==> run a: inputs <==
==> flow/design.v <==
module matvecmult(
    CLK,
    RST,
    vector_x,
    vector_b,
    vector_y,
    Q,
    A,
    finish
);
input               CLK;
input               RST;
input       [127:0]	vector_x;
input       [127:0]	vector_b;
output  reg [127:0]	vector_y;
input       [127:0]	Q;
output  reg [3:0]   A;
output  reg         finish;
integer i;
integer j;
reg [7:0] vector_x_w[0:15],vector_x_r[0:15];
reg [7:0] vector_b_w[0:15],vector_b_r[0:15];
reg [7:0] vector_y_w[0:15],vector_y_r[0:15];
reg [7:0] part_matrix_a_w[0:15],part_matrix_a_r[0:15];
reg       finish_w,finish_r;
reg [3:0] counter_w,counter_r;
reg [7:0] temp;
always @(*) begin
    vector_x_w[0] = vector_x[7:0];
    vector_x_w[1] = vector_x[15:8];
    vector_x_w[2] = vector_x[23:16];
    vector_x_w[3] = vector_x[31:24];
    vector_x_w[4] = vector_x[39:32];
    vector_x_w[5] = vector_x[47:40];
    vector_x_w[6] = vector_x[55:48];
    vector_x_w[7] = vector_x[63:56];
    vector_x_w[8] = vector_x[71:64];
    vector_x_w[9] = vector_x[79:72];
    vector_x_w[10] = vector_x[87:80];
    vector_x_w[11] = vector_x[95:88];
    vector_x_w[12] = vector_x[103:96];
    vector_x_w[13] = vector_x[111:104];
    vector_x_w[14] = vector_x[119:112];
    vector_x_w[15] = vector_x[127:120];
    vector_b_w[0] = vector_b[7:0];
    vector_b_w[1] = vector_b[15:8];
    vector_b_w[2] = vector_b[23:16];
    vector_b_w[3] = vector_b[31:24];
    vector_b_w[4] = vector_b[39:32];
    vector_b_w[5] = vector_b[47:40];
    vector_b_w[6] = vector_b[55:48];
    vector_b_w[7] = vector_b[63:56];
    vector_b_w[8] = vector_b[71:64];
    vector_b_w[9] = vector_b[79:72];
    vector_b_w[10] = vector_b[87:80];
    vector_b_w[11] = vector_b[95:88];
    vector_b_w[12] = vector_b[103:96];
    vector_b_w[13] = vector_b[111:104];
    vector_b_w[14] = vector_b[119:112];
    vector_b_w[15] = vector_b[127:120];
    part_matrix_a_w[0] = Q[7:0];
    part_matrix_a_w[1] = Q[15:8];
    part_matrix_a_w[2] = Q[23:16];
    part_matrix_a_w[3] = Q[31:24];
    part_matrix_a_w[4] = Q[39:32];
    part_matrix_a_w[5] = Q[47:40];
    part_matrix_a_w[6] = Q[55:48];
    part_matrix_a_w[7] = Q[63:56];
    part_matrix_a_w[8] = Q[71:64];
    part_matrix_a_w[9] = Q[79:72];
    part_matrix_a_w[10] = Q[87:80];
    part_matrix_a_w[11] = Q[95:88];
    part_matrix_a_w[12] = Q[103:96];
    part_matrix_a_w[13] = Q[111:104];
    part_matrix_a_w[14] = Q[119:112];
    part_matrix_a_w[15] = Q[127:120];
    for(i=0;i<=15;i=i+1) begin
        vector_y_w[i] = vector_y_r[i];
    end
    temp =  2*part_matrix_a_w[15]*vector_x_w[0]+
            2*part_matrix_a_w[14]*vector_x_w[1]+
            2*part_matrix_a_w[13]*vector_x_w[2]+
            2*part_matrix_a_w[12]*vector_x_w[3]+
            2*part_matrix_a_w[11]*vector_x_w[4]+
            2*part_matrix_a_w[10]*vector_x_w[5]+
            2*part_matrix_a_w[9]*vector_x_w[6]+
            2*part_matrix_a_w[8]*vector_x_w[7]+
            2*part_matrix_a_w[7]*vector_x_w[8]+
            2*part_matrix_a_w[6]*vector_x_w[9]+
            2*part_matrix_a_w[5]*vector_x_w[10]+
            2*part_matrix_a_w[4]*vector_x_w[11]+
            2*part_matrix_a_w[3]*vector_x_w[12]+
            2*part_matrix_a_w[2]*vector_x_w[13]+
            2*part_matrix_a_w[1]*vector_x_w[14]+
            2*part_matrix_a_w[0]*vector_x_w[15];
    finish_w = 1'b0;
    counter_w = counter_r;
    if(RST)
        counter_w = 1'b0;
    else if(counter_r<4'b1111) begin
        i = counter_r;
        vector_y_w[i] = vector_y_r[i]+temp+vector_b_w[i];
        counter_w = counter_r+1'b1;
    end
    else begin
        finish_w = 1'b1;
        if(finish_r==1'b0)
            vector_y_w[15] = vector_y_r[15]+temp+vector_b_w[15];
        else
            vector_y_w[15] = vector_y_r[15];
    end
    finish = finish_r;
    A = counter_w;
    vector_y = {vector_y_r[15],vector_y_r[14],vector_y_r[13],vector_y_r[12],vector_y_r[11],vector_y_r[10],vector_y_r[9],vector_y_r[8],vector_y_r[7],vector_y_r[6],vector_y_r[5],vector_y_r[4],vector_y_r[3],vector_y_r[2],vector_y_r[1],vector_y_r[0]};
end
always @(posedge CLK or posedge RST) begin
    if (RST) begin
        counter_r <= 1'b0;
        finish_r <= 1'b0;
        for(i=0;i<=15;i=i+1) begin
            part_matrix_a_r[i]<=1'b0;
            vector_y_r[i]<=1'b0;
        end
    end
    else begin
        counter_r <= counter_w;
        finish_r <= finish_w;
        for(i=0;i<=15;i=i+1) begin
            part_matrix_a_r[i]<=part_matrix_a_w[i];
            vector_y_r[i]<=vector_y_w[i];
        end
    end
end
endmodule
==> flow/run.sh <==
#!/bin/bash
# the make line also repeats each setting of config.mk as NAME=value (left out here)
make -C /OpenROAD-flow-scripts/flow DESIGN_CONFIG=/design/flow/config.mk WORK_HOME=/design/flow/orfs CLKGATE_MAP_FILE= finish
==> flow/config.mk <==
export PLATFORM = sky130hd
export DESIGN_NAME = matvecmult
export DESIGN_NICKNAME = matvecmult
export VERILOG_FILES = /design/flow/design.v
export SDC_FILE = /design/flow/constraint.sdc
export NUM_CORES = 4
export LEC_CHECK = 0
export ABC_AREA = 1
export CAP_MARGIN = 30
export CELL_PAD_IN_SITES_DETAIL_PLACEMENT = 0
export CELL_PAD_IN_SITES_GLOBAL_PLACEMENT = 3
export CORE_ASPECT_RATIO = 0.5
export CORE_MARGIN = 2
export CORE_UTILIZATION = 40
export CTS_CLUSTER_DIAMETER = 247
export CTS_CLUSTER_SIZE = 48
export GPL_ROUTABILITY_DRIVEN = 1
export HOLD_SLACK_MARGIN = 0.28
export MIN_ROUTING_LAYER = met1
export PLACE_DENSITY_LB_ADDON = 0.29
export SETUP_SLACK_MARGIN = -0.76
export SLEW_MARGIN = 20
export TNS_END_PERCENT = 5
==> flow/constraint.sdc <==
create_clock -name core_clock -period 11.2 [get_ports {CLK}]
set_input_delay 2.2400 -clock core_clock [delete_from_list [all_inputs] [get_ports {CLK}]]
set_output_delay 2.2400 -clock core_clock [all_outputs]
set_load 0.01 [all_outputs]
==> run b (differences from run a) <==
- ABC_AREA: 1 -> 0
- CELL_PAD_IN_SITES_GLOBAL_PLACEMENT: 3 -> not set
- CORE_ASPECT_RATIO: 0.5 -> not set
- CORE_UTILIZATION: 40 -> 60
- CTS_CLUSTER_DIAMETER: 247 -> not set
- CTS_CLUSTER_SIZE: 48 -> 61
- HOLD_SLACK_MARGIN: 0.28 -> 0.3
- MAX_ROUTING_LAYER: not set -> met4
- PLACE_DENSITY: not set -> 0.54
- PLACE_DENSITY_LB_ADDON: 0.29 -> not set
- SETUP_SLACK_MARGIN: -0.76 -> -0.5
- TNS_END_PERCENT: 5 -> 65
==> flow/constraint.sdc (replaced) <==
create_clock -name core_clock -period 5.49 [get_ports {CLK}]
set_input_delay 1.0980 -clock core_clock [delete_from_list [all_inputs] [get_ports {CLK}]]
set_output_delay 1.0980 -clock core_clock [all_outputs]
set_load 0.01 [all_outputs]
==> results <==
metric                                                                                           run b             run a
Library cell with the largest summed area after synthesis                                         fa_1           nand2_1
Mean instance size in the synthesized netlist                                                 9.38 um2          6.96 um2
Top area contributor share                                                                       20.0%             18.6%
Instance count of the mapped netlist                                                              2124              3138
Area of the die                                                                              34700 um2         56600 um2
Synth Area in XOR/XNOR                                                                           12.3%             6.06%
CORE AREA                                                                                    32600 um2         53800 um2
Cell area after technology mapping                                                           19900 um2         21800 um2
Post-synthesis cell count from yosys                                                              2124              3138
Number of distinct standard cells referenced by the synthesized netlist                             48                45
Synth Seq Share                                                                                  16.7%             15.2%
Flip-flops with a built-in enable                                                                    0                 0
Simple logic cell fraction of the synthesized area                                               15.7%             26.6%
Area share of and-or/or-and cells after synthesis                                                8.94%             6.92%
Outcome                                                                                 did not finish    did not finish
Stage where the flow stopped                                                            global routing  global placement
Proportion of synthesized area in mux cells                                                      5.43%                0%
Mapped Nets                                                                                       2947              3961
Yosys-reported design area after synthesis                                                   19900 um2         21800 um2
Height of the chip                                                                              186 um            169 um
Post-synthesis share of cell area spent on full adders, half adders and majority gates           35.0%             31.9%
Initial cell density of the core                                                                 61.1%             40.6%
Top cell type by instance count after synthesis                                                 and2_1           nand2_1
Number of rows created at floorplan                                                                 66                60
Die width                                                                                       186 um            334 um

---

==> xenon <==
Starts from the design.v that is shown in full above.
make LEC_CHECK=0 CAP_MARGIN=20 CORE_MARGIN=2 CORE_UTILIZATION=58 CTS_CLUSTER_SIZE=99 SLEW_MARGIN=20 finish   # period 7.37 ns
run.sh (not shown) runs the stock make flow with config.mk's settings and CLKGATE_MAP_FILE=.
==> lagoon (differences from xenon) <==
- CORE_UTILIZATION: 58 -> 52
- CTS_CLUSTER_SIZE: 99 -> default
==> flow/constraint.sdc (replaced) <==
create_clock -name core_clock -period 11.1 [get_ports {CLK}]
set_input_delay 2.2200 -clock core_clock [delete_from_list [all_inputs] [get_ports {CLK}]]
set_output_delay 2.2200 -clock core_clock [all_outputs]
set_load 0.01 [all_outputs]
==> pepper (differences from xenon) <==
- CORE_UTILIZATION: 58 -> 51
- CTS_CLUSTER_DIAMETER: default -> 255
- CTS_CLUSTER_SIZE: 99 -> 98
==> flow/constraint.sdc (replaced) <==
create_clock -name core_clock -period 6.73 [get_ports {CLK}]
set_input_delay 1.3460 -clock core_clock [delete_from_list [all_inputs] [get_ports {CLK}]]
set_output_delay 1.3460 -clock core_clock [all_outputs]
set_load 0.01 [all_outputs]
==> amber (differences from xenon) <==
- ABC_AREA: default -> 1
- CORE_ASPECT_RATIO: default -> 0.5
- CORE_UTILIZATION: 58 -> 72
- CTS_CLUSTER_DIAMETER: default -> 371
- CTS_CLUSTER_SIZE: 99 -> 94
- PLACE_DENSITY: default -> 0.35
- TNS_END_PERCENT: default -> 5
==> flow/constraint.sdc (replaced) <==
create_clock -name core_clock -period 4.96 [get_ports {CLK}]
set_input_delay 0.9920 -clock core_clock [delete_from_list [all_inputs] [get_ports {CLK}]]
set_output_delay 0.9920 -clock core_clock [all_outputs]
set_load 0.01 [all_outputs]
==> qor summary <==
| item | amber | lagoon | xenon | pepper |
|---|---|---|---|---|
| Status | did not finish | finished clean | finished with violations | finished with violations |
| Last stage reached | detailed placement | - | - | - |
| Reasons for failing layout checks | - | - | setup timing | setup timing |
| CTS tree | - | built | built | built |
| Setup skew after layout | - | 9.76 ps | 11.0 ps | 9.66 ps |
| Clock tree root buffer cell | - | sky130_fd_sc_hd__clkbuf_16 | sky130_fd_sc_hd__clkbuf_16 | sky130_fd_sc_hd__clkbuf_16 |
| Synth-to-Final Area Change | - | 32.8% | 52.2% | 53.7% |
| Drt via density | - | 5.62 | 6.61 | 5.74 |
| Critical Path RT | - | 11350 ps | 7690 ps | 7030 ps |
| Detailed Routing Iterations Pass 1 | - | 8 | 9 | 9 |
| Number of setup buffers added after CTS | - | 0 | 15 | 11 |
| Parity-gate share of the synthesized area counting xor and xnor cells | 6.06% | 12.3% | 12.3% | 12.3% |
| Hold bufs inserted after CTS | - | 0 | 0 | 0 |
| Reg-to-reg setup timing slack | - | 5430 ps | 820 ps | 1020 ps |
| Setup slack of the critical path after layout | - | 308 ps | -2210 ps | -2410 ps |
| Number of stages on the worst hold path | - | 2 | 2 | 2 |
| Antenna diode instance count | - | 3 | 7 | 5 |
| Wirelength per Cell | - | 22.4 um | 31.3 um | 25.3 um |

---

==> maple: inputs <==
// matvecmult: RTL as listed in full above, without the edits since
Settings: LEC_CHECK=0, ABC_AREA=1, CAP_MARGIN=0, CORE_MARGIN=2, CORE_UTILIZATION=72, CTS_CLUSTER_DIAMETER=371, CTS_CLUSTER_SIZE=94, PLACE_DENSITY=0.35, SLEW_MARGIN=20, TNS_END_PERCENT=5; clock period 4.96 ns.
==> inputs of cedar, as changes to maple <==
==> flow/config.mk (replaced) <==
export PLATFORM = sky130hd
export DESIGN_NAME = matvecmult
export DESIGN_NICKNAME = matvecmult
export VERILOG_FILES = /design/flow/design.v
export SDC_FILE = /design/flow/constraint.sdc
export NUM_CORES = 4
export LEC_CHECK = 0
export CAP_MARGIN = 20
export CORE_MARGIN = 2
export CORE_UTILIZATION = 72
export CTS_CLUSTER_DIAMETER = 25
export CTS_CLUSTER_SIZE = 11
export PLACE_DENSITY_LB_ADDON = 0.14
export SETUP_SLACK_MARGIN = 0.93
export SLEW_MARGIN = 20
==> flow/constraint.sdc (replaced) <==
create_clock -name core_clock -period 3.17 [get_ports {CLK}]
set_input_delay 0.6340 -clock core_clock [delete_from_list [all_inputs] [get_ports {CLK}]]
set_output_delay 0.6340 -clock core_clock [all_outputs]
set_load 0.01 [all_outputs]
==> inputs of harbor, as changes to maple <==
==> flow/config.mk (replaced) <==
export PLATFORM = sky130hd
export DESIGN_NAME = matvecmult
export DESIGN_NICKNAME = matvecmult
export VERILOG_FILES = /design/flow/design.v
export SDC_FILE = /design/flow/constraint.sdc
export NUM_CORES = 4
export LEC_CHECK = 0
export CAP_MARGIN = 15
export CORE_MARGIN = 2
export CORE_UTILIZATION = 40
export GPL_TIMING_DRIVEN = 0
export MAX_ROUTING_LAYER = met5
export PLACE_DENSITY = 0.59
export SLEW_MARGIN = 20
==> flow/constraint.sdc (replaced) <==
create_clock -name core_clock -period 10.0 [get_ports {CLK}]
set_input_delay 2.0000 -clock core_clock [delete_from_list [all_inputs] [get_ports {CLK}]]
set_output_delay 2.0000 -clock core_clock [all_outputs]
set_load 0.01 [all_outputs]
==> qor.yml <==
status: "aborted with a tool error"
flow.stopped_at: "detailed placement"
error_line: "[ERROR DPL-0033] detailed placement checks failed during check placement."
top_cell_area_share: 0.186
fp.dieH_um: 178
That was maple.
==> qor.yml <==
fp.dieH_um: 227
layout.non_clock_inverters: 251
top_cell_area_share: 0.200
status: "finished clean"
top_area_cell: "fa_1"
That was harbor.
==> qor.yml <==
fp.dieH_um: 170
status: "aborted with a tool error"
flow.stopped_at: "global placement"
error_line: "[ERROR FLW-0024] Place density exceeds 1.0 (current PLACE_DENSITY_LB_ADDON =  0.14). Please check if the value of  PLACE_DENSITY_LB_ADDON is between 0 and 0.99."
That was cedar.

---

==> run R <==
RTL: the design.v shown in full above, as it stands there.
==> flow/config.mk <==
export PLATFORM = sky130hd
export DESIGN_NAME = matvecmult
export DESIGN_NICKNAME = matvecmult
export VERILOG_FILES = /design/flow/design.v
export SDC_FILE = /design/flow/constraint.sdc
export NUM_CORES = 4
export LEC_CHECK = 0
export ABC_AREA = 0
export CAP_MARGIN = 30
export CELL_PAD_IN_SITES_DETAIL_PLACEMENT = 0
export CORE_MARGIN = 2
export CORE_UTILIZATION = 65
export CTS_CLUSTER_SIZE = 61
export GPL_ROUTABILITY_DRIVEN = 1
export MAX_ROUTING_LAYER = met4
export MIN_ROUTING_LAYER = met1
export PLACE_DENSITY = 0.58
export SETUP_SLACK_MARGIN = 1.22
export SLEW_MARGIN = 20
export TNS_END_PERCENT = 65
==> flow/constraint.sdc <==
create_clock -name core_clock -period 11.2 [get_ports {CLK}]
set_input_delay 2.2400 -clock core_clock [delete_from_list [all_inputs] [get_ports {CLK}]]
set_output_delay 2.2400 -clock core_clock [all_outputs]
set_load 0.01 [all_outputs]
==> inputs of run B, as changes to run R <==
- ABC_AREA: 0 -> 1
- CAP_MARGIN: 30 -> 20
- CELL_PAD_IN_SITES_DETAIL_PLACEMENT: 0 -> default
- CORE_UTILIZATION: 65 -> 58
- CTS_CLUSTER_DIAMETER: default -> 399
- CTS_CLUSTER_SIZE: 61 -> 99
- GPL_ROUTABILITY_DRIVEN: 1 -> default
- MAX_ROUTING_LAYER: met4 -> default
- MIN_ROUTING_LAYER: met1 -> default
- PLACE_DENSITY: 0.58 -> default
- SETUP_SLACK_MARGIN: 1.22 -> default
- TNS_END_PERCENT: 65 -> 10
==> flow/constraint.sdc (replaced) <==
create_clock -name core_clock -period 7.37 [get_ports {CLK}]
set_input_delay 1.4740 -clock core_clock [delete_from_list [all_inputs] [get_ports {CLK}]]
set_output_delay 1.4740 -clock core_clock [all_outputs]
set_load 0.01 [all_outputs]
==> notes.md <==
Implementation summary

The area of the die is 39,200 sq um. The layout checks failed on negative setup slack. The final count of negative-setup-slack endpoints is 79. The worst setup slack after layout is -2080 ps. The run finished, with violations left.
the above is filed under run B

==> notes.md <==
Physical implementation

Of the total synthesized cell area, the portion taken by AND, OR, NAND and NOR gates is 0.157. The area of the die is 32,100 sq um. The first error in the log reads "[ERROR GRT-0232] Routing congestion too high. Check the congestion heatmap in the GUI".

The flow did not finish. Progress stopped at 5_1_grt. The count of distinct cell types in the synthesized netlist is 48. The total nets after synthesis is 2,947. The main area contributors are fa_1 20%, dfrtp_1 17%, ha_1 15%.
the above is filed under run R

